// fir
module fir(
	input			clk_100k,
	input			rst_n,
	input 	signed [8:0]	samp_in,
	output 	signed [8:0]	fir_out	
);
Size in the first run: about 190 flip-flops.
Settings: LEC_CHECK=0, CAP_MARGIN=20, CORE_MARGIN=2, CORE_UTILIZATION=66, SETUP_SLACK_MARGIN=3.02, SLEW_MARGIN=20; clock period 10.9 ns.
run.sh (not shown) runs the stock make flow with config.mk's settings and CLKGATE_MAP_FILE=.
The first run completed and failed the layout checks on negative setup slack.
Then changed:
--- a/flow/config.mk
+++ b/flow/config.mk
@@ -10,2 +10 @@
-export CORE_UTILIZATION = 66
-export SETUP_SLACK_MARGIN = 3.02
+export CORE_UTILIZATION = 40
==> flow/constraint.sdc (replaced) <==
create_clock -name core_clock -period 16.0 [get_ports {clk_100k}]
set_input_delay 3.2000 -clock core_clock [delete_from_list [all_inputs] [get_ports {clk_100k}]]
set_output_delay 3.2000 -clock core_clock [all_outputs]
set_load 0.01 [all_outputs]
The new run completed without violations.
Die size goes up by 64%.
Critical path depth goes down by 1.
Hold slack got worse by 67 ps.
Then changed:
==> flow/constraint.sdc (replaced) <==
create_clock -name core_clock -period 15.8 [get_ports {clk_100k}]
set_input_delay 3.1600 -clock core_clock [delete_from_list [all_inputs] [get_ports {clk_100k}]]
set_output_delay 3.1600 -clock core_clock [all_outputs]
set_load 0.01 [all_outputs]
Wire length stays flat.
Design area is higher by about 0.6%.
Via count is higher by about 0.7%.
Sequential share of layout area is about the same.
Area after synthesis stays the same.
Die size does not change.
Global-route usage stays flat.
Clock-buffer cell count is higher by 1.
Critical path depth stays the same.
Then changed:
--- a/flow/config.mk
+++ b/flow/config.mk
@@ -8,2 +8,2 @@
-export CAP_MARGIN = 20
-export CORE_MARGIN = 2
+export CAP_MARGIN = 35
+export CORE_MARGIN = 5
@@ -10,0 +11,3 @@
+export CTS_CLUSTER_DIAMETER = 393
+export CTS_CLUSTER_SIZE = 99
+export SETUP_SLACK_MARGIN = 0.85
==> flow/constraint.sdc (replaced) <==
create_clock -name core_clock -period 16.0 [get_ports {clk_100k}]
set_input_delay 3.2000 -clock core_clock [delete_from_list [all_inputs] [get_ports {clk_100k}]]
set_output_delay 3.2000 -clock core_clock [all_outputs]
set_load 0.01 [all_outputs]
What happened: Count of clock-buffer cells in the layout grows by 3. Via count rose by 0.40%. Routed wire length went up by 0.55%. Area after synthesis does not change. Die area went up by 3.3%. Worst setup slack gets better by 73 ps. Global-route usage went down by 0.70 points. Final cell count is about the same. Cell area rose by 0.58%.

* * *

Setup of alpha:
Starting RTL as in the previous note.
Settings: LEC_CHECK=0, ABC_AREA=1, CAP_MARGIN=15, CORE_MARGIN=2, CORE_UTILIZATION=72, CTS_CLUSTER_DIAMETER=221, SETUP_SLACK_MARGIN=1.1, SLEW_MARGIN=20; clock period 13.4 ns.
Completing all stages was not enough for alpha: its layout failed the final checks because of setup timing.
Modified inputs, beta compared to alpha
# alpha
export LEC_CHECK = 0
export ABC_AREA = 1
export CAP_MARGIN = 15
export CORE_MARGIN = 2
export CORE_UTILIZATION = 72
export CTS_CLUSTER_DIAMETER = 221
export SETUP_SLACK_MARGIN = 1.1
export SLEW_MARGIN = 20
create_clock -name core_clock -period 13.4 [get_ports {clk_100k}]
# beta
export LEC_CHECK = 0
export CAP_MARGIN = 15
export CORE_MARGIN = 2
export CORE_UTILIZATION = 72
export CTS_CLUSTER_DIAMETER = 376
export CTS_CLUSTER_SIZE = 98
export PLACE_DENSITY = 0.4
export SLEW_MARGIN = 20
create_clock -name core_clock -period 18.0 [get_ports {clk_100k}]
==> results <==
- beta ended with every stage complete and zero timing, DRC or antenna violations.
- Against alpha, beta reports a number of placed instances with taps included that is lower.
- beta vs alpha, cell with the largest stage delay on the worst path: fa_1 vs fa_2
- alpha has a higher clock network latency to the later pin of the worst-skew pair than beta.
- beta vs. alpha: global-route wire length before repair shrank by 33 mm; post-synth area from yosys stat shrank by 1.7%.
[inputs] gamma vs beta
# beta
export LEC_CHECK = 0
export CAP_MARGIN = 15
export CORE_MARGIN = 2
export CORE_UTILIZATION = 72
export CTS_CLUSTER_DIAMETER = 376
export CTS_CLUSTER_SIZE = 98
export PLACE_DENSITY = 0.4
export SLEW_MARGIN = 20
create_clock -name core_clock -period 18.0 [get_ports {clk_100k}]
# gamma
export LEC_CHECK = 0
export CAP_MARGIN = 15
export CORE_MARGIN = 2
export CORE_UTILIZATION = 72
export SETUP_SLACK_MARGIN = -0.94
export SLEW_MARGIN = 20
create_clock -name core_clock -period 13.4 [get_ports {clk_100k}]
Results
On fraction of area in clock buffers and inverters, beta and gamma are basically level. Although gamma finished all stages, its layout failed final checks on setup timing. From gamma to beta, count of inserted tapcells did not move at all. On count of antenna diodes in the layout: between beta and gamma, it ends up lower for gamma. Changes observed in gamma relative to beta: area used by sequential logic in the layout shows no meaningful change; worst setup slack dropped 2.07 ns.
Input changes introduced in delta (baseline for comparison: gamma):
# gamma
export LEC_CHECK = 0
export CAP_MARGIN = 15
export CORE_MARGIN = 2
export CORE_UTILIZATION = 72
export SETUP_SLACK_MARGIN = -0.94
export SLEW_MARGIN = 20
create_clock -name core_clock -period 13.4 [get_ports {clk_100k}]
# delta
export LEC_CHECK = 0
export ABC_AREA = 1
export CAP_MARGIN = 20
export CORE_MARGIN = 2
export CORE_UTILIZATION = 72
export SLEW_MARGIN = 20
create_clock -name core_clock -period 24.7 [get_ports {clk_100k}]
### Flow results
Among delta and gamma, a clean, completed layout was produced by delta alone. Compared with gamma, delta shows die area that has gone up slightly. Taking gamma as the reference, in delta area of the mapped netlist +1.8%, chip area line of the yosys report +1.8%, count of plain and timing-repair buffers in the layout -about 100%, worst slew slack as a fraction of its limit +8.3 points. For delta, the end point of the critical path was fir_out[7], unlike gamma, where it was fir_out[5]. Combinational cell area excluding buffers and inverters is higher on gamma.
